==> flow/design.v <==
`timescale 1ns/10ps
module SVD (
    clk,
    rst,
    we,
    oe,
    data_i,
    element_sel,
    ready,
    data_o_UV,
    data_o_S
);
input                clk;
input                rst;
input                we;
input                oe;
input         [1:0]  element_sel;
input         [4:0]  data_i;
output reg           ready;
output        [7:0]  data_o_UV;
output        [6:0]  data_o_S;
parameter STAND_BY   = 3'd0;
parameter DATA_IN    = 3'd1;
parameter CACULATION = 3'd2;
parameter READY      = 3'd3;
parameter DATA_OUT   = 3'd4;
parameter INPUT_0    = 2'd0;
parameter INPUT_1    = 2'd1;
parameter INPUT_2    = 2'd2;
parameter INPUT_3    = 2'd3;
parameter OUTPUT_0   = 2'd0;
parameter OUTPUT_1   = 2'd1;
parameter OUTPUT_2   = 2'd2;
parameter OUTPUT_3   = 2'd3;
wire                 next_start;
wire                 next_output_bit_sel;
wire                 finish;
wire                 ready_next;
reg           [2:0]  state;
reg           [2:0]  next_state;
reg                  start;
reg                  output_bit_sel;
reg           [2:0]  element_cnt;
reg           [2:0]  next_element_cnt;
reg    signed [9:0]  a0_i;
reg    signed [9:0]  a1_i;
reg    signed [9:0]  a2_i;
reg    signed [9:0]  a3_i;
reg    signed [9:0]  next_a0_i;
reg    signed [9:0]  next_a1_i;
reg    signed [9:0]  next_a2_i;
reg    signed [9:0]  next_a3_i;
reg           [7:0]  data_o_UV_r;
reg           [6:0]  data_o_S_r;
wire   signed [13:0] S0, S1, S2, S3;         
wire   signed [7:0]  U0, U1, U2, U3;
wire   signed [7:0]  V0, V1, V2, V3;
reg    signed [10:0] U[0:1][0:1],            
                     U_next[0:1][0:1],
                     V[0:1][0:1],
                     V_next[0:1][0:1];
reg    signed [17:0] S[0:1][0:1],            
                     S_next[0:1][0:1];
reg                  uv_count;
wire                 uv_count_next;
reg           [3:0]  i_count;
wire          [3:0]  i_count_next;
reg                  ref_count;
wire                 ref_count_next;
reg           [1:0]  state_c, 
                     state_c_next;
reg    signed [26:0] temp_S[0:1][0:1];
reg    signed [19:0] temp_U[0:1][0:1],
                     temp_V[0:1][0:1];
parameter UV_COUNT  = 1'd1;
parameter I_COUNT   = 4'd9;
parameter REF_COUNT = 1'd1;
parameter WAIT      = 2'd0;
parameter ROTATE    = 2'd1;
parameter MULTIPLY  = 2'd2;
parameter REFLECT   = 2'd3;
wire signed [17:0] KS  = 18'b0_0000_0000_010_111_100;
wire signed [10:0] KUV = 11'b0_0_100_110_101;
integer i, j;
assign next_start  = (element_cnt == 3'd3 && next_element_cnt == 3'd4)? 1'd1 : 1'd0;
assign next_output_bit_sel = (state == DATA_OUT || state == DATA_IN)? ~output_bit_sel : 1'd0; 
assign finish = (state == DATA_OUT && element_sel == OUTPUT_3 && output_bit_sel == 1'd1)? 1'd1 : 1'd0;
assign data_o_UV   = data_o_UV_r;
assign data_o_S   = data_o_S_r;
always@(*) begin
    case(state)
        STAND_BY:begin
            if(we == 1'd1) next_state = DATA_IN;
            else next_state = STAND_BY;
        end
        DATA_IN:begin
            if(start == 1'd1) next_state = CACULATION;
            else next_state = DATA_IN;
        end
        CACULATION:begin
            if(ready == 1'd1) next_state = READY;
            else next_state = CACULATION;
        end
        READY:begin
            if(oe == 1'd1) next_state = DATA_OUT;
            else next_state = READY;
        end
        DATA_OUT:begin
            if(finish == 1'd1) next_state = STAND_BY;
            else next_state = DATA_OUT;
        end
        default:next_state = state;
    endcase
end
always@(*) begin
    next_a0_i        = a0_i;
    next_a1_i        = a1_i;
    next_a2_i        = a2_i;
    next_a3_i        = a3_i;
    next_element_cnt = 3'd0;
    data_o_UV_r      = 8'd0;
    data_o_S_r       = 7'd0;
    case(state)
        DATA_IN:begin
            case(element_sel)
                INPUT_0: begin
                    if(output_bit_sel == 1'd0) begin
                        next_a0_i[4:0] = data_i;
                        next_element_cnt = element_cnt;
                    end
                    else begin
                        next_a0_i[9:5] = data_i;
                        next_element_cnt = element_cnt + 3'd1;
                    end
                end
                INPUT_1:begin
                    if(output_bit_sel == 1'd0) begin
                        next_a1_i[4:0] = data_i;
                        next_element_cnt = element_cnt;
                    end
                    else begin
                        next_a1_i[9:5] = data_i;
                        next_element_cnt = element_cnt + 3'd1;
                    end
                end
                INPUT_2:begin
                    if(output_bit_sel == 1'd0) begin
                        next_a2_i[4:0] = data_i;
                        next_element_cnt = element_cnt;
                    end
                    else begin
                        next_a2_i[9:5] = data_i;
                        next_element_cnt = element_cnt + 3'd1;
                    end
                end
                INPUT_3:begin 
                    if(output_bit_sel == 1'd0) begin
                        next_a3_i[4:0] = data_i;
                        next_element_cnt = element_cnt;
                    end
                    else begin
                        next_a3_i[9:5] = data_i;
                        next_element_cnt = element_cnt + 3'd1;
                    end
                end
            endcase
        end
        DATA_OUT:begin
            case(element_sel)
                OUTPUT_0: begin
                    if(output_bit_sel == 1'd0) begin
                        data_o_UV_r = U0[7:0];
                        data_o_S_r  = S0[6:0];
                    end
                    else begin
                        data_o_UV_r = V0[7:0];
                        data_o_S_r  = S0[13:7];
                    end
                end
                OUTPUT_1: begin
                    if(output_bit_sel == 1'd0) begin
                        data_o_UV_r = U1[7:0];
                        data_o_S_r  = S1[6:0];
                    end
                    else begin
                        data_o_UV_r = V1[7:0];
                        data_o_S_r  = S1[13:7];
                    end
                end
                OUTPUT_2: begin
                    if(output_bit_sel == 1'd0) begin
                        data_o_UV_r = U2[7:0];
                        data_o_S_r  = S2[6:0];
                    end
                    else begin
                        data_o_UV_r = V2[7:0];
                        data_o_S_r  = S2[13:7];
                    end
                end
                OUTPUT_3: begin
                    if(output_bit_sel == 1'd0) begin
                        data_o_UV_r = U3[7:0];
                        data_o_S_r  = S3[6:0];
                    end
                    else begin
                        data_o_UV_r = V3[7:0];
                        data_o_S_r  = S3[13:7];
                    end
                end
            endcase
        end
        default:begin
            next_a0_i        = a0_i;
            next_a1_i        = a1_i;
            next_a2_i        = a2_i;
            next_a3_i        = a3_i;
            next_element_cnt = 3'd0;
            data_o_UV_r      = 8'd0;
            data_o_S_r       = 7'd0;
        end
    endcase
end
assign uv_count_next  = (state_c == WAIT)? 1'd0: uv_count + 1'b1;
assign i_count_next   = (start == 1'd1 || (uv_count == UV_COUNT && i_count == I_COUNT))? 
                            4'd0: (uv_count == UV_COUNT)? i_count + 4'd1: i_count;
assign ref_count_next = (state_c == MULTIPLY && state_c_next == REFLECT)? 1'd0: ~ref_count;
assign ready_next = (start == 1'd1)? 1'd0: (state_c == REFLECT && ref_count == REF_COUNT)? 1'd1: ready;
assign S0 = S[0][0] >>> 4;
assign S1 = S[0][1] >>> 4;
assign S2 = S[1][0] >>> 4;
assign S3 = S[1][1] >>> 4;
assign U0 = U[0][0] >>> 3;
assign U1 = U[0][1] >>> 3;
assign U2 = U[1][0] >>> 3;
assign U3 = U[1][1] >>> 3;
assign V0 = V[0][0] >>> 3;
assign V1 = V[0][1] >>> 3;
assign V2 = V[1][0] >>> 3;
assign V3 = V[1][1] >>> 3;
always@(*) begin
    state_c_next = state_c;
    case(state_c)
        WAIT:     if(start == 1'd1) state_c_next = ROTATE;
        ROTATE:   if(uv_count == UV_COUNT && i_count == I_COUNT) state_c_next = MULTIPLY;
        MULTIPLY: state_c_next = REFLECT;
        REFLECT:  if(ref_count == REF_COUNT) state_c_next = WAIT;
    endcase
end
always@(*) begin
    temp_S[0][0] = 27'd0;
    temp_S[0][1] = 27'd0;
    temp_S[1][0] = 27'd0;
    temp_S[1][1] = 27'd0;
    temp_U[0][0] = 20'd0;
    temp_U[0][1] = 20'd0;
    temp_U[1][0] = 20'd0;
    temp_U[1][1] = 20'd0;
    temp_V[0][0] = 20'd0;
    temp_V[0][1] = 20'd0;
    temp_V[1][0] = 20'd0;
    temp_V[1][1] = 20'd0;
    S_next[0][0] = S[0][0];
    S_next[0][1] = S[0][1];
    S_next[1][0] = S[1][0];
    S_next[1][1] = S[1][1];
    U_next[0][0] = U[0][0];
    U_next[0][1] = U[0][1];
    U_next[1][0] = U[1][0];
    U_next[1][1] = U[1][1];
    V_next[0][0] = V[0][0];
    V_next[0][1] = V[0][1];
    V_next[1][0] = V[1][0];
    V_next[1][1] = V[1][1];
    case(state_c)
        WAIT: begin
            if(start == 1'd1) begin
                S_next[0][0] = $signed({ {2{a0_i[9]}}, a0_i[8:0], 7'b0 });
                S_next[0][1] = $signed({ {2{a1_i[9]}}, a1_i[8:0], 7'b0 });
                S_next[1][0] = $signed({ {2{a2_i[9]}}, a2_i[8:0], 7'b0 });
                S_next[1][1] = $signed({ {2{a3_i[9]}}, a3_i[8:0], 7'b0 });
                U_next[0][0] = 11'd512;
                U_next[0][1] = 11'd0;
                U_next[1][0] = 11'd0;
                U_next[1][1] = 11'd512;
                V_next[0][0] = 11'd512;
                V_next[0][1] = 11'd0;
                V_next[1][0] = 11'd0;
                V_next[1][1] = 11'd512;
            end
        end
        ROTATE: begin
            if(uv_count == 1'd0 && S[1][0] != $signed(18'd0)) begin  
                if(S[0][0][17] ^ S[1][0][17]) begin
                    S_next[0][0] = S[0][0] - (S[1][0] >>> i_count);
                    S_next[1][0] = S[1][0] + (S[0][0] >>> i_count);
                    S_next[0][1] = S[0][1] - (S[1][1] >>> i_count);
                    S_next[1][1] = S[1][1] + (S[0][1] >>> i_count);
                    U_next[0][0] = U[0][0] - (U[0][1] >>> i_count);
                    U_next[0][1] = U[0][1] + (U[0][0] >>> i_count);
                    U_next[1][0] = U[1][0] - (U[1][1] >>> i_count);
                    U_next[1][1] = U[1][1] + (U[1][0] >>> i_count);
                end
                else begin
                    S_next[0][0] = S[0][0] + (S[1][0] >>> i_count);
                    S_next[1][0] = S[1][0] - (S[0][0] >>> i_count);
                    S_next[0][1] = S[0][1] + (S[1][1] >>> i_count);
                    S_next[1][1] = S[1][1] - (S[0][1] >>> i_count);
                    U_next[0][0] = U[0][0] + (U[0][1] >>> i_count);
                    U_next[0][1] = U[0][1] - (U[0][0] >>> i_count);
                    U_next[1][0] = U[1][0] + (U[1][1] >>> i_count);
                    U_next[1][1] = U[1][1] - (U[1][0] >>> i_count);
                end
            end
            else if(uv_count == 1'd1 && S[0][1] != $signed(18'd0))begin
                if(S[0][0][17] ^ S[0][1][17]) begin  
                    S_next[0][0] = S[0][0] - (S[0][1] >>> i_count);
                    S_next[0][1] = S[0][1] + (S[0][0] >>> i_count);
                    S_next[1][0] = S[1][0] - (S[1][1] >>> i_count);
                    S_next[1][1] = S[1][1] + (S[1][0] >>> i_count);
                    V_next[0][0] = V[0][0] - (V[0][1] >>> i_count);
                    V_next[0][1] = V[0][1] + (V[0][0] >>> i_count);
                    V_next[1][0] = V[1][0] - (V[1][1] >>> i_count);
                    V_next[1][1] = V[1][1] + (V[1][0] >>> i_count);
                end
                else begin
                    S_next[0][0] = S[0][0] + (S[0][1] >>> i_count);
                    S_next[0][1] = S[0][1] - (S[0][0] >>> i_count);
                    S_next[1][0] = S[1][0] + (S[1][1] >>> i_count);
                    S_next[1][1] = S[1][1] - (S[1][0] >>> i_count);
                    V_next[0][0] = V[0][0] + (V[0][1] >>> i_count);
                    V_next[0][1] = V[0][1] - (V[0][0] >>> i_count);
                    V_next[1][0] = V[1][0] + (V[1][1] >>> i_count);
                    V_next[1][1] = V[1][1] - (V[1][0] >>> i_count);
                end
            end
        end
        MULTIPLY: begin
            temp_S[0][0] = KS * S[0][0];
            temp_S[0][1] = KS * S[0][1];
            temp_S[1][0] = KS * S[1][0];
            temp_S[1][1] = KS * S[1][1];
            temp_U[0][0] = KUV * U[0][0];
            temp_U[0][1] = KUV * U[0][1];
            temp_U[1][0] = KUV * U[1][0];
            temp_U[1][1] = KUV * U[1][1];
            temp_V[0][0] = KUV * V[0][0];
            temp_V[0][1] = KUV * V[0][1];
            temp_V[1][0] = KUV * V[1][0];
            temp_V[1][1] = KUV * V[1][1];
            S_next[0][0] = temp_S[0][0] >>> 9; 
            S_next[0][1] = temp_S[0][1] >>> 9; 
            S_next[1][0] = temp_S[1][0] >>> 9; 
            S_next[1][1] = temp_S[1][1] >>> 9; 
            U_next[0][0] = temp_U[0][0] >>> 9; 
            U_next[0][1] = temp_U[0][1] >>> 9; 
            U_next[1][0] = temp_U[1][0] >>> 9; 
            U_next[1][1] = temp_U[1][1] >>> 9; 
            V_next[0][0] = temp_V[0][0] >>> 9; 
            V_next[0][1] = temp_V[0][1] >>> 9; 
            V_next[1][0] = temp_V[1][0] >>> 9; 
            V_next[1][1] = temp_V[1][1] >>> 9; 
        end
        REFLECT: begin
            if(S[ref_count][ref_count][17] == 1'd1) begin
                S_next[0][ref_count] = $signed(~S[0][ref_count] + 18'd1);
                S_next[1][ref_count] = $signed(~S[1][ref_count] + 18'd1);
                V_next[0][ref_count] = $signed(~V[0][ref_count] + 11'd1);
                V_next[1][ref_count] = $signed(~V[1][ref_count] + 11'd1);
            end
        end
    endcase
end
always@(posedge clk or negedge rst) begin
	if(!rst) begin
        state           <= STAND_BY;
        start           <= 1'd0;
        element_cnt     <= 3'd0;
        output_bit_sel  <= 1'd0;
        a0_i            <= 10'd0;
        a1_i            <= 10'd0;
        a2_i            <= 10'd0;
        a3_i            <= 10'd0;
        for(i = 0; i != 2; i = i + 1) begin
            for(j = 0; j != 2; j = j + 1) begin
                S[i][j] <= 18'd0;
                U[i][j] <= 11'd0;
                V[i][j] <= 11'd0;
            end
        end
        ready           <= 1'd1;
        uv_count        <= 1'd0;
        i_count         <= 4'd0;
        ref_count       <= 1'd0;
        state_c         <= WAIT;
	end
	else begin
        state           <= next_state;
        start           <= next_start;
        element_cnt     <= next_element_cnt;
        output_bit_sel  <= next_output_bit_sel;
        a0_i            <= next_a0_i;
        a1_i            <= next_a1_i;
        a2_i            <= next_a2_i;
        a3_i            <= next_a3_i;
        for(i = 0; i != 2; i = i + 1) begin
            for(j = 0; j != 2; j = j + 1) begin
                S[i][j] <= S_next[i][j];
                U[i][j] <= U_next[i][j];
                V[i][j] <= V_next[i][j];
            end
        end
        ready           <= ready_next;
        uv_count        <= uv_count_next;
        i_count         <= i_count_next;
        ref_count       <= ref_count_next;
        state_c         <= state_c_next;
	end
end
endmodule
==> flow/run.sh <==
#!/bin/bash
# the make line also repeats each setting of config.mk as NAME=value (left out here)
make -C /OpenROAD-flow-scripts/flow DESIGN_CONFIG=/design/flow/config.mk WORK_HOME=/design/flow/orfs CLKGATE_MAP_FILE= finish
==> flow/config.mk <==
export PLATFORM = sky130hd
export DESIGN_NAME = SVD
export DESIGN_NICKNAME = SVD
export VERILOG_FILES = /design/flow/design.v
export SDC_FILE = /design/flow/constraint.sdc
export NUM_CORES = 4
export LEC_CHECK = 0
export CAP_MARGIN = 0
export CORE_MARGIN = 2
export CORE_UTILIZATION = 72
export CTS_CLUSTER_SIZE = 69
export PLACE_DENSITY = 0.67
export SETUP_SLACK_MARGIN = -0.3
export SLEW_MARGIN = 20
==> flow/constraint.sdc <==
create_clock -name core_clock -period 5.08 [get_ports {clk}]
set_input_delay 1.0160 -clock core_clock [delete_from_list [all_inputs] [get_ports {clk}]]
set_output_delay 1.0160 -clock core_clock [all_outputs]
set_load 0.01 [all_outputs]
==> qor.yml, run 1 <==
logic_synthesis:
  synthDominantCellAreaShare_pct: 18.69
  post_synth_inst_count: 5994
  syn_area_um2: 51960
  ys_sh_aoi_pct: 15.89
  synth.ff_latch_count: 221
  synth_chip_area_um2: 51960
  netlist.top_cell.by_area: "sky130_fd_sc_hd__ha_1"
  number_of_different_library_cells_in_the_post_synthesis_netlist: 100
  top_logic_kind: "adder cells"
  top_cells_by_count: "776 x sky130_fd_sc_hd__ha_1, 703 x sky130_fd_sc_hd__inv_1, 478 x sky130_fd_sc_hd__nand2_1, 430 x sky130_fd_sc_hd__nor2_1, 428 x sky130_fd_sc_hd__fa_1"
  synth-simple-area-share_pct: 11.91
  mux_share_pct: 9.726
  synth-edff-count: 0
  ys_dominant_reg_cell: "sky130_fd_sc_hd__dfrtp_1"
  synth_dominant_cell_count: "sky130_fd_sc_hd__ha_1"
  synth.cellmix.xorXnorShare_pct: 9.457
  post_synth_fa_ha_maj_area_fraction_pct: 35.18
  post_synthesis_sequential_area_ratio_pct: 10.65
  netlist_top_cells_area: "sky130_fd_sc_hd__ha_1 19%, sky130_fd_sc_hd__fa_1 16%, sky130_fd_sc_hd__dfrtp_1 10%"
  ys_cells: 5994
  synth_area_per_cell_um2: 8.668
  synthArstFlopShare_pct: 100.0
  synth_warnings: 10
  syn-num-nets: 7209
place:
  numPortBuffers: 26
  place.gp.congestion: 1.029
  hpwl_um: 149900
  placed_cells_incl_taps: 7731
floorplanning:
  row_count: 98
  boundary_pin_count: 27
  core_util_floorplan_pct: 72.68
  die_area_um2: 74330
  design.core.area_um2: 71490
  fp.dieW_um: 272.6
  fp.dieH_um: 272.6
clock_network:
  count_of_hold_buffers_inserted_by_post_cts_repair: 0
  cts.sink_count: 221
  cts_htree_levels: 1
  clock_tree_root_driver_cell: "sky130_fd_sc_hd__clkbuf_16"
  cts.path.max_buffers: 3
  cts_inserted_buffers: 29
outcome:
  failing_step: "global routing (5_1_grt)"
  result_of_the_run: "did not finish"
## stage by stage
step | area, um2 | setup slack [ns] | setup TNS (ns)
floorplan | 52270 | -0.7879 | -11.55
global placement | 60480 | -0.6293 | -20.79
detailed placement | 60480 | -0.7751 | -33.22
CTS | 62580 | -0.6093 | -17.57
## timing repair
action	4_1_cts
setup endpoints to repair	59
buffers inserted	62
gates resized	218
pin swaps	126
gates cloned	0
==> run 2: changes to the inputs <==
CORE_ASPECT_RATIO = 0.74   (was unset)
CTS_CLUSTER_SIZE = 57   (was 69)
PLACE_DENSITY = unset   (was 0.67)
PLACE_DENSITY_LB_ADDON = 0.0   (was unset)
SETUP_SLACK_MARGIN = 1.63   (was -0.3)
TNS_END_PERCENT = 5   (was unset)
clock period = 5.69 ns   (was 5.08 ns; I/O delays follow)
==> run 2 against run 1 <==
The layout now fails its checks (setup timing); synthesized cell count stayed put; area after synthesis did not move; die area hardly changed.
==> qor.yml, run 2 <==
outcome:
  result_of_the_run: "complete, but fails checks"
  so_faults: "setup timing"
logic_synthesis:
  post_synth_inst_count: 5994
  top_cells_by_count: "776 x sky130_fd_sc_hd__ha_1, 703 x sky130_fd_sc_hd__inv_1, 478 x sky130_fd_sc_hd__nand2_1, 430 x sky130_fd_sc_hd__nor2_1, 428 x sky130_fd_sc_hd__fa_1"
  synth_warnings: 10
  netlist.top_cell.by_area: "sky130_fd_sc_hd__ha_1"
  synthArstFlopShare_pct: 100.0
  synth_area_per_cell_um2: 8.668
  synthDominantCellAreaShare_pct: 18.69
  synth.cellmix.xorXnorShare_pct: 9.457
  ys_dominant_reg_cell: "sky130_fd_sc_hd__dfrtp_1"
  top_logic_kind: "adder cells"
  synth_dominant_cell_count: "sky130_fd_sc_hd__ha_1"
  ys_cells: 5994
  netlist_top_cells_area: "sky130_fd_sc_hd__ha_1 19%, sky130_fd_sc_hd__fa_1 16%, sky130_fd_sc_hd__dfrtp_1 10%"
  synth-edff-count: 0
  post_synth_fa_ha_maj_area_fraction_pct: 35.18
  syn-num-nets: 7209
  post_synthesis_sequential_area_ratio_pct: 10.65
  synth.ff_latch_count: 221
  ys_sh_aoi_pct: 15.89
  synth_chip_area_um2: 51960
  number_of_different_library_cells_in_the_post_synthesis_netlist: 100
  syn_area_um2: 51960
  synth-simple-area-share_pct: 11.91
  mux_share_pct: 9.726
place:
  place.gp.congestion: 1.043
  numPortBuffers: 26
  hpwl_um: 142000
  dpl_cell_area_um2: 56350
  placed_cells_incl_taps: 7179
  preCtsSetupSlack_ns: -0.2373
floorplanning:
  design.core.area_um2: 71260
  fp.dieW_um: 316.3
  boundary_pin_count: 27
  die_area_um2: 74350
  fp.dieH_um: 235.1
  row_count: 84
  core_util_floorplan_pct: 72.91
worst_hold_path:
  min_delay_worst_endpoint: "uv_count"
  holdCritStartpoint: "state_c[0]"
  whs_path_depth: 1
  timing.hold.worst.class: "flop to flop"
finish:
  fillerInstances: 4215
  fin_nets: 7539
  syn2layout_area_growth_pct: 14.52
  finish.instance_area_um2: 59500
  final_standard_cell_count_with_taps_included_and_fillers_excluded: 7300
  post-route-util_pct: 83.50
clock_network:
  count_of_hold_buffers_inserted_by_post_cts_repair: 0
  cts_inserted_buffers: 27
  cts.path.max_buffers: 3
  worst_skew_pair.late_latency_ns: 0.60
  post_cts_clock_slew_at_the_launch_and_capture_registers_of_the_worst_setup_and_hold_paths_ns: 0.06
  cts.sink_count: 221
  clock_tree_root_driver_cell: "sky130_fd_sc_hd__clkbuf_16"
  cts_htree_levels: 1
  clock_tree_from_tritoncts: "done"
setup_path:
  timing.rr.end: "S[0][14]"
  regToRegSetupSlack_ns: -0.20
  crit_top_cell: "sky130_fd_sc_hd__buf_4"
  delay_heaviest_family_cp: "simple AND/OR/NAND/NOR gates"
  type_of_the_worst_setup_path: "flop to flop"
  arrival_ns: 6.43
  crit_fanout: 7
  critical_path_buf_inv_count: 7
  worst_r2r_startpoint: "i_count[0]"
  critPathCaptureType: "flop"
  crit_start_category: "flop"
  number_of_cells_traversed_by_the_worst_register_to_register_path: 25
  critical_path_required_ns: 6.23
  max_stage_delay_ns: 0.55
  startpoint: "i_count[0]"
  timing.critical_path.to: "S[0][14]"
  critical_path_cell_count: 25
  worst_path_max_delay_cell: "sky130_fd_sc_hd__or4b_4"
routing:
  detail_route.vias_per_cell: 6.932
  antenna_violating_nets_post_route: 0
  totalWireLength_um: 191100
  route.detailed.drc: 0
  drt_first_pass_iters: 9
  drt_iter0_drc: 7955
  avgRoutedWirePerCell_um: 26.17
  dr_total_vias: 50600
final_timing:
  rsz0062_at_grt: "yes"
  setup_ws_ns: -0.2004
  setup_viol: 12
  relSlewSlack_pct: 12.94
  slew_viol_final: 0
  minimum_period_implied_by_the_final_worst_setup_slack_ns: 5.890
  timing_worst_slew_pin_value_ns: 1.292
  layout_worst_path_cycle_share_pct: 103.5
  final.setup_skew_ns: 0.02105
  hold_violations: 0
  maxClockFrequency_mhz: 169.8
  setup_total_negative_slack_ns: -0.9650
global_routing:
  grt_max_degree: 94
  first_global_vias: 49970
  globalRoute.totalOverflow: 0
  grtUsageTotal_pct: 50.34
  initial_antenna_violation_count: 6
  wire_length_of_the_first_global_routing_pass_um: 289700
run:
  max-cap-violations: 0
  openroad.warnings: 72
==> run 2: area by class of cell <==
class / count / area, um2 / share of cell area, %
multi-input cells: 4808 / 44390 / 74.60
inverters: 707 / 2656 / 4.464
well taps: 946 / 1184 / 1.989
repair buffers: 559 / 4649 / 7.814
flip-flops and latches: 221 / 5590 / 9.395
clock buffers: 37 / 783.3 / 1.316
diodes: 9 / 22.52 / 0.03785
clock inverters: 13 / 227.7 / 0.3827
==> run 2: timing repair <==
action	CTS	global route
buffers inserted	44	15
pin swaps	181	48
setup endpoints to repair	162	168
gates cloned	2	1
hold endpoints to repair	0	0
resized	327	72
==> run 2: stage by stage <==
step	hold slack (ns)
global placement	0.4663
detailed placement	0.4762
finish	0.4963
global route	0.5178
floorplan	0.4383
CTS	0.4893
==> run 2: metal layers <==
| layer | vias to the layer above | global-route usage (%) | wire length (um) |
|---|---|---|---|
| li1 | 21450 | - | - |
| met1 | 24070 | 67.45 | 71760 |
| met2 | 4135 | 70.93 | 77130 |
| met3 | 935 | 22.45 | 32800 |
| met4 | 8 | 19.48 | 9290 |
| met5 | - | 1.364 | 92 |
==> run 3: changes to the inputs <==
CAP_MARGIN = 30   (was 0)
CORE_ASPECT_RATIO = unset   (was 0.74)
CORE_UTILIZATION = 63   (was 72)
CTS_CLUSTER_SIZE = unset   (was 57)
MAX_ROUTING_LAYER = met4   (was unset)
PLACE_DENSITY_LB_ADDON = unset   (was 0.0)
SETUP_SLACK_MARGIN = 1.51   (was 1.63)
SLEW_MARGIN = 15   (was 20)
TNS_END_PERCENT = 65   (was 5)
clock period = 7.53 ns   (was 5.69 ns; I/O delays follow)
==> run 3 against run 2 <==
Register-to-register slack better by 1.7 ns; critical path type unchanged; area after synthesis unchanged; the run now finishes clean; critical endpoint is now S[1][17]; critical path depth rose by 1.
==> qor.yml, run 3 <==
global_routing:
  grtUsageTotal_pct: 40.41
  globalRoute.totalOverflow: 0
  wire_length_of_the_first_global_routing_pass_um: 259600
  grt_max_degree: 96
  first_global_vias: 44060
  initial_antenna_violation_count: 7
setup_path:
  critical_path_cell_count: 26
  crit_start_category: "flop"
  arrival_ns: 6.53
  timing.critical_path.to: "S[1][17]"
  max_stage_delay_ns: 0.57
  crit_top_cell: "sky130_fd_sc_hd__a211o_1"
  type_of_the_worst_setup_path: "flop to flop"
  critPathCaptureType: "flop"
  worst_r2r_startpoint: "i_count[1]"
  crit_fanout: 6
  number_of_cells_traversed_by_the_worst_register_to_register_path: 26
  delay_heaviest_family_cp: "simple AND/OR/NAND/NOR gates"
  worst_path_max_delay_cell: "sky130_fd_sc_hd__dfrtp_4"
  timing.rr.end: "S[1][17]"
  critical_path_required_ns: 7.99
  regToRegSetupSlack_ns: 1.46
  critical_path_buf_inv_count: 2
  startpoint: "i_count[1]"
place:
  numPortBuffers: 26
  placed_cells_incl_taps: 6953
  hpwl_um: 127400
  place.gp.congestion: 1.004
clock_network:
  count_of_hold_buffers_inserted_by_post_cts_repair: 0
  clock_tree_root_driver_cell: "sky130_fd_sc_hd__clkbuf_16"
  cts_inserted_buffers: 29
  clock_tree_from_tritoncts: "done"
  cts.sink_count: 221
  post_cts_clock_slew_at_the_launch_and_capture_registers_of_the_worst_setup_and_hold_paths_ns: 0.07
  worst_skew_pair.late_latency_ns: 0.62
  cts_htree_levels: 1
  cts.path.max_buffers: 3
routing:
  route.detailed.drc: 0
  antenna_violating_nets_post_route: 0
  drt_iter0_drc: 5580
  detail_route.vias_per_cell: 6.478
  drt_first_pass_iters: 6
  dr_total_vias: 45790
  avgRoutedWirePerCell_um: 23.88
  totalWireLength_um: 168800
floorplanning:
  core_util_floorplan_pct: 63.48
  design.core.area_um2: 81850
  row_count: 105
  fp.dieH_um: 291.2
  fp.dieW_um: 291.2
  boundary_pin_count: 27
  die_area_um2: 84790
logic_synthesis:
  synthDominantCellAreaShare_pct: 18.69
  synth_dominant_cell_count: "sky130_fd_sc_hd__ha_1"
  syn_area_um2: 51960
  netlist_top_cells_area: "sky130_fd_sc_hd__ha_1 19%, sky130_fd_sc_hd__fa_1 16%, sky130_fd_sc_hd__dfrtp_1 10%"
  top_logic_kind: "adder cells"
  synth.ff_latch_count: 221
  synth.cellmix.xorXnorShare_pct: 9.457
  post_synth_inst_count: 5994
  ys_dominant_reg_cell: "sky130_fd_sc_hd__dfrtp_1"
  synthArstFlopShare_pct: 100.0
  netlist.top_cell.by_area: "sky130_fd_sc_hd__ha_1"
  top_cells_by_count: "776 x sky130_fd_sc_hd__ha_1, 703 x sky130_fd_sc_hd__inv_1, 478 x sky130_fd_sc_hd__nand2_1, 430 x sky130_fd_sc_hd__nor2_1, 428 x sky130_fd_sc_hd__fa_1"
  post_synth_fa_ha_maj_area_fraction_pct: 35.18
  ys_cells: 5994
  syn-num-nets: 7209
  number_of_different_library_cells_in_the_post_synthesis_netlist: 100
  synth_warnings: 10
  synth_area_per_cell_um2: 8.668
  post_synthesis_sequential_area_ratio_pct: 10.65
  ys_sh_aoi_pct: 15.89
  synth_chip_area_um2: 51960
  synth-edff-count: 0
  mux_share_pct: 9.726
  synth-simple-area-share_pct: 11.91
final_timing:
  setup_total_negative_slack_ns: 0
  hold_violations: 0
  hold_slack_ns: 0.4811
  final.setup_skew_ns: 0.04650
  rsz0062_at_grt: "yes"
  minimum_period_implied_by_the_final_worst_setup_slack_ns: 6.068
  timing_worst_slew_pin_value_ns: 1.071
  maxClockFrequency_mhz: 164.8
  relSlewSlack_pct: 27.64
  slew_viol_final: 0
  layout_worst_path_cycle_share_pct: 80.58
  setup_viol: 0
outcome:
  result_of_the_run: "no timing/DRC/antenna violations"
finish:
  syn2layout_area_growth_pct: 7.429
  final_standard_cell_count_with_taps_included_and_fillers_excluded: 7069
  fin_nets: 7189
worst_hold_path:
  min_delay_worst_endpoint: "uv_count"
  holdCritStartpoint: "state_c[0]"
  timing.hold.worst.class: "flop to flop"
  whs_path_depth: 1
run:
  openroad.warnings: 74
  max-cap-violations: 0
run 3: layout make-up:
cell class	count	area, um2
antenna	5	12.51
fill	6830	26030
clock inverter	7	93.84
clock buffer	44	842.1
tap	1070	1339
multi-input combinational	4809	43410
inverter	707	2663
sequential	221	5578
timing repair buffer	206	1884
run 3: what timing repair did:
item / in CTS / in global routing
pin swaps: 6 / 28
buffers inserted: 18 / 36
gates cloned: 1 / 2
endpoints found under the setup margin: 49 / 58
resized: 46 / 155
run 3: stage by stage:
stage / instance area (um2) / setup WS, ns / util (%)
floorplan: 52010 / 1.436 / -
global placement: 53570 / 0.8984 / 65.45
detailed placement: 53570 / 0.8103 / 65.45
CTS: 54870 / 1.473 / 67.04
global route: 55810 / 1.244 / 68.19
finish: 55820 / 1.462 / 68.20
run 3: layer usage:
| metal | up-vias | share of wire (%) | GRT usage (%) |
|---|---|---|---|
| met2 | 2527 | 42 | 57.47 |
| met3 | 436 | 12 | 8.315 |
| met1 | 22100 | 42 | 57.18 |
| li1 | 20730 | - | - |
| met5 | - | 0 | - |
| met4 | 0 | 4.0 | 13.70 |
==> run 4: changes to the inputs <==
ABC_AREA = 1   (was unset)
CAP_MARGIN = 20   (was 30)
CORE_UTILIZATION = 69   (was 63)
MAX_ROUTING_LAYER = unset   (was met4)
SETUP_SLACK_MARGIN = unset   (was 1.51)
SLEW_MARGIN = 20   (was 15)
TNS_END_PERCENT = unset   (was 65)
clock period = 12.6 ns   (was 7.53 ns; I/O delays follow)
==> run 4 against run 3 <==
Die area shrank 6.5%; largest cell class unchanged; hold slack gained 0.0053 ns; flip-flop count is the same; cell count grew 23%; routed wire length grew 12%; critical endpoint is now data_o_UV[5]; core utilization grew 4.0 points; via count grew 21%; critical path type is now input pin to output pin; register-to-register slack gained 3.4 ns; first-iteration DRC count grew 46%; count of clock-buffer cells in the layout shrank 13; still clean; area after synthesis grew 2.3%.
==> qor.yml, run 4 <==
logic_synthesis:
  synth_warnings: 10
  syn-num-nets: 9026
  synth_chip_area_um2: 53160
  synth_dominant_cell_count: "sky130_fd_sc_hd__nand2_1"
  ys_cells: 7811
  post_synth_inst_count: 7811
  synthArstFlopShare_pct: 100.0
  synth.cellmix.xorXnorShare_pct: 2.175
  synth-simple-area-share_pct: 24.04
  post_synth_fa_ha_maj_area_fraction_pct: 34.38
  synth_area_per_cell_um2: 6.805
  top_cells_by_count: "1779 x sky130_fd_sc_hd__nand2_1, 1217 x sky130_fd_sc_hd__inv_1, 776 x sky130_fd_sc_hd__ha_1, 766 x sky130_fd_sc_hd__o21ai_0, 554 x sky130_fd_sc_hd__nor2_1"
  number_of_different_library_cells_in_the_post_synthesis_netlist: 73
  netlist.top_cell.by_area: "sky130_fd_sc_hd__ha_1"
  ys_sh_aoi_pct: 17.73
  synth.ff_latch_count: 221
  mux_share_pct: 0.2283
  synthDominantCellAreaShare_pct: 18.27
  syn_area_um2: 53160
  top_logic_kind: "adder cells"
  netlist_top_cells_area: "sky130_fd_sc_hd__ha_1 18%, sky130_fd_sc_hd__fa_1 16%, sky130_fd_sc_hd__nand2_1 13%"
  post_synthesis_sequential_area_ratio_pct: 10.41
  ys_dominant_reg_cell: "sky130_fd_sc_hd__dfrtp_1"
  synth-edff-count: 0
routing:
  avgRoutedWirePerCell_um: 21.76
  antenna_violating_nets_post_route: 0
  routed.top_layer: "met5"
  totalWireLength_um: 189600
  drt_iter0_drc: 8172
  routed-wl-met2_um: 76760
  detail_route.wirelength.met1_um: 74710
  drt_first_pass_iters: 8
  detail_route.vias_per_cell: 6.368
  dr_total_vias: 55500
  route.detailed.drc: 0
  route.met3.wl_um: 28740
final_timing:
  relSlewSlack_pct: 23.06
  timing_worst_slew_pin_value_ns: 1.142
  slew_viol_final: 0
  minimum_period_implied_by_the_final_worst_setup_slack_ns: 8.322
  maxClockFrequency_mhz: 120.2
  rsz0062_at_grt: "no"
  layout_worst_path_cycle_share_pct: 66.04
  final.setup_skew_ns: 0.03494
  setup_total_negative_slack_ns: 0
  hold_violations: 0
  setup_viol: 0
setup_path:
  crit_fanout: 10
  startpoint: "element_sel[1]"
  worst_r2r_startpoint: "S[2][16]"
  timing.critical_path.to: "data_o_UV[5]"
  regToRegSetupSlack_ns: 4.87
  type_of_the_worst_setup_path: "input pin to output pin"
  crit_start_category: "input pin"
  number_of_cells_traversed_by_the_worst_register_to_register_path: 35
  cells_traversed_along_the_worst_timing_path: "clkdlybuf4s50_1 > inv_1 > nand2_1 > nor2_1 > inv_1 > o22ai_1 > a2111oi_0 > nor3_1 > clkdlybuf4s50_1"
  delay_heaviest_family_cp: "buffers and inverters"
  timing.rr.end: "V[1][10]"
  critPathCaptureType: "output pin"
  worst_path_max_delay_cell: "sky130_fd_sc_hd__nor3_1"
  arrival_ns: 5.80
  max_stage_delay_ns: 0.67
  critical_path_cell_count: 9
  critical_path_buf_inv_count: 4
  critical_path_required_ns: 10.08
clock_network:
  cts.sink_count: 221
  post_cts_clock_slew_at_the_launch_and_capture_registers_of_the_worst_setup_and_hold_paths_ns: 0.06
  cts_inserted_buffers: 28
  cts_setup_buffers: 0
  clock_tree_from_tritoncts: "done"
  cts.path.max_buffers: 3
  cts.repair.resized: 0
  count_of_hold_buffers_inserted_by_post_cts_repair: 0
  clock_tree_root_driver_cell: "sky130_fd_sc_hd__clkbuf_16"
  cts_htree_levels: 1
  worst_skew_pair.late_latency_ns: 0.63
finish:
  fillerInstances: 6357
  post-route-util_pct: 72.21
  multiInputGateArea_um2: 41780
  syn2layout_area_growth_pct: 3.349
  fin_nets: 8876
  final-seq-area_um2: 5552
floorplanning:
  core_util_floorplan_pct: 69.87
  boundary_pin_count: 27
  fp.dieH_um: 281.6
  design.core.area_um2: 76080
  row_count: 101
  fp.dieW_um: 281.6
  die_area_um2: 79270
worst_hold_path:
  timing.hold.worst.class: "flop to flop"
  min_delay_worst_endpoint: "a1_i[5]"
  holdCritStartpoint: "a1_i[5]"
  whs_path_depth: 2
global_routing:
  initial_antenna_violation_count: 13
  wire_length_of_the_first_global_routing_pass_um: 289200
  grt_max_degree: 93
  first_global_vias: 51520
  grtUsageTotal_pct: 47.14
  globalRoute.totalOverflow: 0
place:
  place.gp.congestion: 1.060
  hpwl_um: 149000
  numPortBuffers: 26
outcome:
  result_of_the_run: "no timing/DRC/antenna violations"
run:
  max-cap-violations: 0
  openroad.warnings: 71
run 4: final cells by class:
type                    instances  share of cell area [%]
well taps                    1030                   2.346
flip-flops and latches        221                   10.11
clock inverters                21                  0.4441
repair buffers                 70                   1.098
inverters                    1254                   8.589
clock buffers                  31                   1.353
diodes                          2                0.009110
multi-input cells            6086                   76.06
run 4: metrics by stage:
| step | cells | setup WS, ns | area (um2) | hold WS [ns] |
|---|---|---|---|---|
| 2_1_floorplan | 7811 | 6.454 | 53160 | 0.4033 |
| 3_3_place_gp | 8660 | 4.435 | 53930 | 0.4391 |
| 3_5_place_dp | 8660 | 4.457 | 53930 | 0.4559 |
| 4_1_cts | 8712 | 4.458 | 54920 | 0.4717 |
| 5_1_grt | 8713 | 4.243 | 54930 | 0.5102 |
| 6_report | 8715 | 4.278 | 54940 | 0.4864 |
run 4: routing by layer:
metal / GRT usage [%] / vias up
met5: 0.6105 / -
met4: 19.90 / 20
met3: 14.78 / 662
met2: 68.04 / 3706
met1: 64.98 / 25750
li1: - / 25360
==> run 5: changes to the inputs <==
ABC_AREA = unset   (was 1)
CORE_UTILIZATION = 65   (was 69)
clock period = 5.95 ns   (was 12.6 ns; I/O delays follow)
==> run 5 against run 4 <==
Cell area is 3.7% higher; sequential share of layout area is 0.34 points lower; critical endpoint is now S[1][17]; flip-flop count stayed put; now fails the layout checks on setup timing; non-clock buffer count is 330 higher; die area is 3.7% higher; critical path type is now flop to flop.
==> qor.yml, run 5 <==
logic_synthesis:
  ys_cells: 5994
  synthArstFlopShare_pct: 100.0
  synth_chip_area_um2: 51960
  post_synth_fa_ha_maj_area_fraction_pct: 35.18
  post_synth_inst_count: 5994
  synth.cellmix.xorXnorShare_pct: 9.457
  top_logic_kind: "adder cells"
  ys_dominant_reg_cell: "sky130_fd_sc_hd__dfrtp_1"
  synth_warnings: 10
  mux_share_pct: 9.726
  synth-simple-area-share_pct: 11.91
  ys_sh_aoi_pct: 15.89
  synthDominantCellAreaShare_pct: 18.69
  synth.ff_latch_count: 221
  netlist_top_cells_area: "sky130_fd_sc_hd__ha_1 19%, sky130_fd_sc_hd__fa_1 16%, sky130_fd_sc_hd__dfrtp_1 10%"
  synth_area_per_cell_um2: 8.668
  synth_dominant_cell_count: "sky130_fd_sc_hd__ha_1"
  synth-edff-count: 0
  netlist.top_cell.by_area: "sky130_fd_sc_hd__ha_1"
  post_synthesis_sequential_area_ratio_pct: 10.65
  top_cells_by_count: "776 x sky130_fd_sc_hd__ha_1, 703 x sky130_fd_sc_hd__inv_1, 478 x sky130_fd_sc_hd__nand2_1, 430 x sky130_fd_sc_hd__nor2_1, 428 x sky130_fd_sc_hd__fa_1"
  syn_area_um2: 51960
  syn-num-nets: 7209
  number_of_different_library_cells_in_the_post_synthesis_netlist: 100
final_timing:
  maxClockFrequency_mhz: 167.1
  slew_viol_final: 0
  timing_worst_slew_pin_value_ns: 1.001
  rsz0062_at_grt: "yes"
  setup_total_negative_slack_ns: -0.03439
  layout_worst_path_cycle_share_pct: 100.6
  relSlewSlack_pct: 32.54
  final.setup_skew_ns: 0.01643
  setup_ws_ns: -0.03439
  hold_violations: 0
  minimum_period_implied_by_the_final_worst_setup_slack_ns: 5.984
  setup_viol: 1
finish:
  fillerInstances: 6321
  fin_nets: 7381
  finish.instance_area_um2: 56980
  multiInputGateArea_um2: 43080
  final-seq-area_um2: 5567
  syn2layout_area_growth_pct: 9.659
outcome:
  so_faults: "setup timing"
  result_of_the_run: "complete, but fails checks"
floorplanning:
  fp.dieH_um: 286.7
  row_count: 103
  boundary_pin_count: 27
  fp.dieW_um: 286.7
  die_area_um2: 82210
  design.core.area_um2: 79000
  core_util_floorplan_pct: 65.77
worst_hold_path:
  min_delay_worst_endpoint: "state[1]"
  timing.hold.worst.class: "flop to flop"
  whs_path_depth: 1
  holdCritStartpoint: "state[4]"
global_routing:
  globalRoute.totalOverflow: 0
  first_global_vias: 46190
  initial_antenna_violation_count: 3
  grtUsageTotal_pct: 41.14
  wire_length_of_the_first_global_routing_pass_um: 262500
  grt_max_degree: 109
setup_path:
  worst_path_max_delay_cell: "sky130_fd_sc_hd__or4_1"
  crit_start_category: "flop"
  delay_heaviest_family_cp: "AND-OR/OR-AND gates"
  arrival_ns: 6.45
  cells_traversed_along_the_worst_timing_path: "buf_12 > buf_4 > mux4_2 > mux4_2 > or4_1 > a211o_1 > a211o_1 > nand3b_4 > or2_4 > nor2_4 > xnor2_1 > o21ai_1 > ha_2 > or3_1 > nor3_2 > nor4b_2 > o21ai_1 > o221ai_2 > a31o_2 > nand4_1 > o31ai_1 > a311oi_1 > a41oi_1"
  critical_path_required_ns: 6.41
  timing.critical_path.to: "S[1][17]"
  max_stage_delay_ns: 0.54
  critical_path_buf_inv_count: 2
  regToRegSetupSlack_ns: -0.03
  crit_fanout: 9
  type_of_the_worst_setup_path: "flop to flop"
  critical_path_cell_count: 23
  worst_r2r_startpoint: "i_count[0]"
  number_of_cells_traversed_by_the_worst_register_to_register_path: 23
  timing.rr.end: "S[1][17]"
  startpoint: "i_count[0]"
  critPathCaptureType: "flop"
run:
  openroad.warnings: 76
  max-cap-violations: 0
routing:
  antenna_violating_nets_post_route: 0
  totalWireLength_um: 169800
  route.detailed.drc: 0
  avgRoutedWirePerCell_um: 23.44
  drt_first_pass_iters: 8
  drt_iter0_drc: 4465
  dr_total_vias: 46500
  detail_route.vias_per_cell: 6.422
place:
  place.gp.congestion: 1.002
  dpl_cell_area_um2: 55380
  numPortBuffers: 26
  hpwl_um: 132100
clock_network:
  cts.sink_count: 221
  post_cts_clock_slew_at_the_launch_and_capture_registers_of_the_worst_setup_and_hold_paths_ns: 0.07
  worst_skew_pair.late_latency_ns: 0.62
  clock_tree_from_tritoncts: "done"
  clock_tree_root_driver_cell: "sky130_fd_sc_hd__clkbuf_16"
  cts_htree_levels: 1
  cts_inserted_buffers: 28
  cts.path.max_buffers: 3
[run 5: stage by stage]
stage	hold slack [ns]	util, %	setup WS (ns)	std cells
4_1_cts	0.4917	71.54	0.02106	7216
5_1_grt	0.5097	72.12	-0.1726	7239
3_3_place_gp	0.4713	70.10	-0.08419	7160
3_5_place_dp	0.4775	70.11	-0.07591	7160
2_1_floorplan	0.4383	-	-0.06051	5994
6_report	0.4941	72.12	-0.03439	7241
[run 5: area by class of cell]
| cell class | instances | share of cell area (%) |
|---|---|---|
| multi-input cells | 4808 | 75.61 |
| flip-flops and latches | 221 | 9.770 |
| diodes | 3 | 0.01318 |
| well taps | 1050 | 2.306 |
| repair buffers | 400 | 5.716 |
| clock buffers | 34 | 1.377 |
| inverters | 707 | 4.662 |
| clock inverters | 18 | 0.5468 |
[run 5: repair_timing]
item | CTS | global route
gates resized | 2 | 83
hold buffers | 0 | 0
pin swaps | 1 | 20
endpoints found under the hold margin | 0 | 0
endpoints found under the setup margin | 4 | 41
buffers inserted | 4 | 22
gates cloned | 0 | 0
[run 5: metal layers]
metal  wire [um]  global-route usage [%]  vias up
li1            -                       -    21130
met1       64840                   52.41    22340
met2       76830                   66.52     2376
met3       15830                   6.439      650
met4       12240                   23.90        2
met5          13                       0        -
==> run 6: changes to the inputs <==
clock period = 6.12 ns   (was 5.95 ns; I/O delays follow)
==> run 6 against run 5 <==
Largest cell class unchanged; count of clock-buffer cells in the layout is 6 higher; die area stayed put; non-clock buffer count is 9 lower; global-route usage is 0.48 points higher; via count is 0.73% higher; cell area is 0.42% lower; sequential share of layout area hardly changed; now clean on timing, DRC and antenna; clock skew is 0.023 ns higher.
==> qor.yml, run 6 <==
outcome:
  result_of_the_run: "no timing/DRC/antenna violations"
final_timing:
  setup_viol: 0
  minimum_period_implied_by_the_final_worst_setup_slack_ns: 5.910
  relSlewSlack_pct: 29.32
  setup_ws_ns: 0.2100
  setup_total_negative_slack_ns: 0
  rsz0062_at_grt: "yes"
  layout_worst_path_cycle_share_pct: 96.57
  slew_viol_final: 0
  timing_worst_slew_pin_value_ns: 1.056
  maxClockFrequency_mhz: 169.2
  final.setup_skew_ns: 0.03988
  hold_violations: 0
place:
  place.gp.congestion: 1.022
  numPortBuffers: 26
  dpl_cell_area_um2: 55290
  preCtsSetupSlack_ns: -0.05188
  hpwl_um: 134100
logic_synthesis:
  ys_cells: 5994
  ys_sh_aoi_pct: 15.89
  number_of_different_library_cells_in_the_post_synthesis_netlist: 100
  synthArstFlopShare_pct: 100.0
  synth.ff_latch_count: 221
  syn-num-nets: 7209
  synth.cellmix.xorXnorShare_pct: 9.457
  ys_dominant_reg_cell: "sky130_fd_sc_hd__dfrtp_1"
  synth_chip_area_um2: 51960
  netlist.top_cell.by_area: "sky130_fd_sc_hd__ha_1"
  top_cells_by_count: "776 x sky130_fd_sc_hd__ha_1, 703 x sky130_fd_sc_hd__inv_1, 478 x sky130_fd_sc_hd__nand2_1, 430 x sky130_fd_sc_hd__nor2_1, 428 x sky130_fd_sc_hd__fa_1"
  synth_area_per_cell_um2: 8.668
  post_synthesis_sequential_area_ratio_pct: 10.65
  synth-simple-area-share_pct: 11.91
  post_synth_fa_ha_maj_area_fraction_pct: 35.18
  syn_area_um2: 51960
  synth-edff-count: 0
  netlist_top_cells_area: "sky130_fd_sc_hd__ha_1 19%, sky130_fd_sc_hd__fa_1 16%, sky130_fd_sc_hd__dfrtp_1 10%"
  post_synth_inst_count: 5994
  top_logic_kind: "adder cells"
  synth_dominant_cell_count: "sky130_fd_sc_hd__ha_1"
  synthDominantCellAreaShare_pct: 18.69
  mux_share_pct: 9.726
  synth_warnings: 10
setup_path:
  critical_path_cell_count: 24
  delay_heaviest_family_cp: "simple AND/OR/NAND/NOR gates"
  max_stage_delay_ns: 0.54
  timing.rr.end: "S[1][17]"
  type_of_the_worst_setup_path: "flop to flop"
  cells_traversed_along_the_worst_timing_path: "buf_4 > buf_4 > mux4_2 > mux4_2 > or4_1 > a211o_1 > a211o_1 > nand3b_4 > or2_4 > nor2_4 > xnor2_1 > o21ai_1 > ha_2 > or3_1 > nor3_2 > nor4b_2 > o21ai_1 > buf_4 > o221ai_1 > a31o_2 > nand4_1 > o31ai_1 > a311oi_1 > a41oi_1"
  number_of_cells_traversed_by_the_worst_register_to_register_path: 24
  critical_path_required_ns: 6.60
  startpoint: "i_count[0]"
  crit_start_category: "flop"
  critical_path_buf_inv_count: 3
  regToRegSetupSlack_ns: 0.21
  crit_fanout: 7
  worst_path_max_delay_cell: "sky130_fd_sc_hd__dfrtp_4"
  arrival_ns: 6.39
  critPathCaptureType: "flop"
  worst_r2r_startpoint: "i_count[0]"
  timing.critical_path.to: "S[1][17]"
  crit_top_cell: "sky130_fd_sc_hd__buf_4"
finish:
  finish.instance_area_um2: 56730
  syn2layout_area_growth_pct: 9.194
  fin_nets: 7374
clock_network:
  cts_inserted_buffers: 30
  clock_tree_root_driver_cell: "sky130_fd_sc_hd__clkbuf_16"
  worst_skew_pair.late_latency_ns: 0.65
  cts_htree_levels: 1
  cts.sink_count: 221
  clock_tree_from_tritoncts: "done"
  count_of_hold_buffers_inserted_by_post_cts_repair: 0
  post_cts_clock_slew_at_the_launch_and_capture_registers_of_the_worst_setup_and_hold_paths_ns: 0.06
  cts.path.max_buffers: 3
worst_hold_path:
  whs_path_depth: 1
  timing.hold.worst.class: "flop to flop"
  min_delay_worst_endpoint: "a3_i[7]"
  holdCritStartpoint: "a3_i[7]"
floorplanning:
  die_area_um2: 82210
  fp.dieW_um: 286.7
  design.core.area_um2: 79000
  boundary_pin_count: 27
  fp.dieH_um: 286.7
  row_count: 103
  core_util_floorplan_pct: 65.77
routing:
  drt_first_pass_iters: 6
  totalWireLength_um: 171700
  avgRoutedWirePerCell_um: 23.74
  antenna_violating_nets_post_route: 0
  route.detailed.drc: 0
  drt_iter0_drc: 5320
  dr_total_vias: 46840
  detail_route.vias_per_cell: 6.475
global_routing:
  grtUsageTotal_pct: 41.62
  wire_length_of_the_first_global_routing_pass_um: 264600
  grt_max_degree: 110
  globalRoute.totalOverflow: 0
  first_global_vias: 45500
  initial_antenna_violation_count: 8
run:
  openroad.warnings: 76
  max-cap-violations: 0
run 6: area by class of cell:
cell class | count | area [um2]
Multi-Input combinational cell | 4808 | 43050
Inverter | 707 | 2660
Sequential cell | 221 | 5567
Tap cell | 1050 | 1314
Antenna cell | 2 | 5.005
Fill cell | 6333 | 22270
Timing Repair Buffer | 391 | 3098
Clock buffer | 40 | 818.3
Clock inverter | 15 | 220.2
run 6: repair_timing:
action / 4_1_cts / 5_1_grt
setup buffers: 0 / 18
gates resized: 2 / 84
setup endpoints to repair: 1 / 33
pin swaps: 0 / 14
run 6: per-layer routing:
metal / part of all wire, % / track usage (%) / vias to the layer above
li1: - / - / 21110
met1: 42 / 59.47 / 22770
met2: 42 / 61.70 / 2546
met3: 12 / 10.06 / 409
met4: 3.9 / 14.10 / 4
met5: 0.012 / 0 / -
run 6: metrics by stage:
| stage | hold WS, ns | cells | utilization (%) |
|---|---|---|---|
| final | 0.5040 | 7234 | 71.82 |
| after global routing | 0.5075 | 7232 | 71.81 |
| after CTS | 0.5031 | 7214 | 71.31 |
| after detailed placement | 0.4851 | 7159 | 69.99 |
| after global placement | 0.4738 | 7159 | 69.99 |
| after floorplan | 0.4383 | 5994 | - |
==> run 7: changes to the inputs <==
CAP_MARGIN = 15   (was 20)
CELL_PAD_IN_SITES_GLOBAL_PLACEMENT = 1   (was unset)
CORE_MARGIN = 6   (was 2)
CORE_UTILIZATION = 40   (was 65)
CTS_CLUSTER_DIAMETER = 242   (was unset)
GPL_ROUTABILITY_DRIVEN = 0   (was unset)
GPL_TIMING_DRIVEN = 0   (was unset)
HOLD_SLACK_MARGIN = 0.09   (was unset)
PLACE_DENSITY_LB_ADDON = 0.13   (was unset)
clock period = 7.67 ns   (was 6.12 ns; I/O delays follow)
==> run 7 against run 6 <==
Now fails the layout checks on setup timing; setup slack lost 0.28 ns; critical path depth grew 5; via count grew 1.7%; critical endpoint is now S[3][16].
==> qor.yml, run 7 <==
clock_network:
  post_cts_clock_slew_at_the_launch_and_capture_registers_of_the_worst_setup_and_hold_paths_ns: 0.07
  count_of_hold_buffers_inserted_by_post_cts_repair: 0
  clock_tree_from_tritoncts: "done"
  cts_inserted_buffers: 30
  worst_skew_pair.late_latency_ns: 0.67
  cts_htree_levels: 1
  cts.sink_count: 221
  cts.path.max_buffers: 3
  clock_tree_root_driver_cell: "sky130_fd_sc_hd__clkbuf_16"
run:
  openroad.warnings: 70
  max-cap-violations: 0
place:
  dpl_cell_area_um2: 54780
  numPortBuffers: 24
  preCtsSetupSlack_ns: -2.830
  hpwl_um: 183900
global_routing:
  grtUsageTotal_pct: 32.97
  globalRoute.totalOverflow: 0
  wire_length_of_the_first_global_routing_pass_um: 334100
  initial_antenna_violation_count: 23
  first_global_vias: 47560
  grt_max_degree: 78
logic_synthesis:
  synth.ff_latch_count: 221
  synth_area_per_cell_um2: 8.668
  ys_cells: 5994
  synthArstFlopShare_pct: 100.0
  ys_dominant_reg_cell: "sky130_fd_sc_hd__dfrtp_1"
  syn-num-nets: 7209
  synthDominantCellAreaShare_pct: 18.69
  syn_area_um2: 51960
  netlist.top_cell.by_area: "sky130_fd_sc_hd__ha_1"
  synth-simple-area-share_pct: 11.91
  synth_chip_area_um2: 51960
  synth_dominant_cell_count: "sky130_fd_sc_hd__ha_1"
  post_synthesis_sequential_area_ratio_pct: 10.65
  mux_share_pct: 9.726
  ys_sh_aoi_pct: 15.89
  synth.cellmix.xorXnorShare_pct: 9.457
  number_of_different_library_cells_in_the_post_synthesis_netlist: 100
  post_synth_fa_ha_maj_area_fraction_pct: 35.18
  synth-edff-count: 0
  post_synth_inst_count: 5994
  netlist_top_cells_area: "sky130_fd_sc_hd__ha_1 19%, sky130_fd_sc_hd__fa_1 16%, sky130_fd_sc_hd__dfrtp_1 10%"
  top_cells_by_count: "776 x sky130_fd_sc_hd__ha_1, 703 x sky130_fd_sc_hd__inv_1, 478 x sky130_fd_sc_hd__nand2_1, 430 x sky130_fd_sc_hd__nor2_1, 428 x sky130_fd_sc_hd__fa_1"
  synth_warnings: 10
  top_logic_kind: "adder cells"
setup_path:
  arrival_ns: 8.25
  delay_heaviest_family_cp: "AND-OR/OR-AND gates"
  number_of_cells_traversed_by_the_worst_register_to_register_path: 29
  timing.critical_path.to: "S[3][16]"
  startpoint: "S[2][17]"
  crit_start_category: "flop"
  crit_top_cell: "sky130_fd_sc_hd__clkbuf_4"
  worst_path_max_delay_cell: "sky130_fd_sc_hd__dfrtp_4"
  critical_path_cell_count: 29
  max_stage_delay_ns: 0.55
  critical_path_required_ns: 8.18
  regToRegSetupSlack_ns: -0.07
  type_of_the_worst_setup_path: "flop to flop"
  timing.rr.end: "S[3][16]"
  worst_r2r_startpoint: "S[2][17]"
  critical_path_buf_inv_count: 9
  crit_fanout: 12
  critPathCaptureType: "flop"
floorplanning:
  die_area_um2: 138700
  boundary_pin_count: 27
  fp.dieW_um: 372.4
  core_util_floorplan_pct: 40.54
  design.core.area_um2: 128200
  row_count: 131
  fp.dieH_um: 372.4
final_timing:
  hold_slack_ns: 0.4908
  final.setup_skew_ns: 0.05206
  setup_viol: 2
  slew_viol_final: 0
  setup_ws_ns: -0.06742
  rsz0062_at_grt: "yes"
  relSlewSlack_pct: 11.48
  hold_violations: 0
  minimum_period_implied_by_the_final_worst_setup_slack_ns: 7.737
  timing_worst_slew_pin_value_ns: 1.328
  maxClockFrequency_mhz: 129.2
  layout_worst_path_cycle_share_pct: 100.9
routing:
  route.detailed.drc: 0
  antenna_violating_nets_post_route: 0
  totalWireLength_um: 233200
  drt_iter0_drc: 5030
  avgRoutedWirePerCell_um: 29.74
  drt_first_pass_iters: 6
  dr_total_vias: 47650
  detail_route.vias_per_cell: 6.077
worst_hold_path:
  timing.hold.worst.class: "flop to flop"
  holdCritStartpoint: "state_c[0]"
  min_delay_worst_endpoint: "uv_count"
  whs_path_depth: 1
finish:
  fin_nets: 7282
  post-route-util_pct: 43.94
  finish.instance_area_um2: 56320
  syn2layout_area_growth_pct: 8.395
outcome:
  so_faults: "setup timing"
  result_of_the_run: "complete, but fails checks"
## run 7: per-layer routing
| layer | vias up | global-route usage [%] | part of all wire [%] |
|---|---|---|---|
| met2 | 2547 | 51.14 | 43 |
| met1 | 23320 | 39.64 | 38 |
| met3 | 791 | 8.830 | 9.7 |
| li1 | 20980 | - | - |
| met4 | 12 | 23.21 | 8.9 |
| met5 | - | 0.5698 | 0.039 |
## run 7: per-stage QoR
stage	setup TNS (ns)	cells
floorplan	0	5994
global placement	-1334.63	7747
detailed placement	-101.25	7762
CTS	0	7816
global route	-0.04710	7823
finish	-0.09013	7841
## run 7: cell type report
class | instances | area, um2
clock buffers | 39 | 794.5
fillers | 12860 | 71860
plain buffers | 254 | 1241
clock inverters | 17 | 261.5
flip-flops and latches | 221 | 5558
repair buffers | 45 | 611.8
inverters | 707 | 2654
multi-input cells | 4808 | 42980
diodes | 21 | 52.55
well taps | 1729 | 2163
## run 7: what timing repair did
action / 4_1_cts / 5_1_grt
gates resized: 99 / 73
pin swaps: 1 / 6
endpoints found under the setup margin: 106 / 28
buffers inserted: 0 / 5
==> run 8: changes to the inputs <==
CAP_MARGIN = 20   (was 15)
CELL_PAD_IN_SITES_GLOBAL_PLACEMENT = unset   (was 1)
CORE_MARGIN = 2   (was 6)
CORE_UTILIZATION = 72   (was 40)
CTS_CLUSTER_DIAMETER = unset   (was 242)
GPL_ROUTABILITY_DRIVEN = unset   (was 0)
GPL_TIMING_DRIVEN = unset   (was 0)
HOLD_SLACK_MARGIN = unset   (was 0.09)
PLACE_DENSITY_LB_ADDON = 0.01   (was 0.13)
clock period = 5.03 ns   (was 7.67 ns; I/O delays follow)
==> run 8 against run 7 <==
Area after synthesis unchanged; die area down 46%; the run now fails in global routing (5_1_grt); synthesized cell count unchanged.
==> qor.yml, run 8 <==
logic_synthesis:
  netlist.top_cell.by_area: "sky130_fd_sc_hd__ha_1"
  synth_dominant_cell_count: "sky130_fd_sc_hd__ha_1"
  synth_area_per_cell_um2: 8.668
  number_of_different_library_cells_in_the_post_synthesis_netlist: 100
  netlist_top_cells_area: "sky130_fd_sc_hd__ha_1 19%, sky130_fd_sc_hd__fa_1 16%, sky130_fd_sc_hd__dfrtp_1 10%"
  ys_dominant_reg_cell: "sky130_fd_sc_hd__dfrtp_1"
  post_synthesis_sequential_area_ratio_pct: 10.65
  post_synth_fa_ha_maj_area_fraction_pct: 35.18
  ys_cells: 5994
  synth.ff_latch_count: 221
  ys_sh_aoi_pct: 15.89
  syn_area_um2: 51960
  synth-simple-area-share_pct: 11.91
  synth_chip_area_um2: 51960
  top_logic_kind: "adder cells"
  synth.cellmix.xorXnorShare_pct: 9.457
  top_cells_by_count: "776 x sky130_fd_sc_hd__ha_1, 703 x sky130_fd_sc_hd__inv_1, 478 x sky130_fd_sc_hd__nand2_1, 430 x sky130_fd_sc_hd__nor2_1, 428 x sky130_fd_sc_hd__fa_1"
  synthArstFlopShare_pct: 100.0
  syn-num-nets: 7209
  synth-edff-count: 0
  mux_share_pct: 9.726
  synth_warnings: 10
  post_synth_inst_count: 5994
  synthDominantCellAreaShare_pct: 18.69
place:
  numPortBuffers: 26
  dpl_cell_area_um2: 60660
  placed_cells_incl_taps: 7732
  hpwl_um: 154600
  preCtsSetupSlack_ns: -0.7938
  place.gp.congestion: 1.063
global_routing:
  globalRoute.totalOverflow: 517
  grtUsageTotal_pct: 85.81
floorplanning:
  fp.dieH_um: 272.6
  design.core.area_um2: 71490
  core_util_floorplan_pct: 72.68
  boundary_pin_count: 27
  row_count: 98
  die_area_um2: 74330
  fp.dieW_um: 272.6
outcome:
  failing_step: "global routing (5_1_grt)"
  result_of_the_run: "did not finish"
  first_error: "[ERROR GRT-0232] Routing congestion too high. Check the congestion heatmap in the GUI."
clock_network:
  cts.sink_count: 221
  count_of_hold_buffers_inserted_by_post_cts_repair: 0
  cts_inserted_buffers: 29
  cts_htree_levels: 1
  cts.path.max_buffers: 3
  clock_tree_root_driver_cell: "sky130_fd_sc_hd__clkbuf_16"
[run 8: through the flow]
step           hold slack, ns
4_1_cts                0.4129
3_3_place_gp           0.4679
2_1_floorplan          0.4383
3_5_place_dp           0.4752
[run 8: per-layer routing]
| metal | overflow | GRT usage, % |
|---|---|---|
| met5 | 3 | 53.08 |
| met2 | 245 | 97.53 |
| met4 | 134 | 82.26 |
| met3 | 47 | 76.11 |
| met1 | 88 | 86.42 |
[run 8: timing repair]
action | 4_1_cts
endpoints found under the setup margin | 90
buffers inserted | 100
resized | 364
pin swaps | 173
cloned | 4
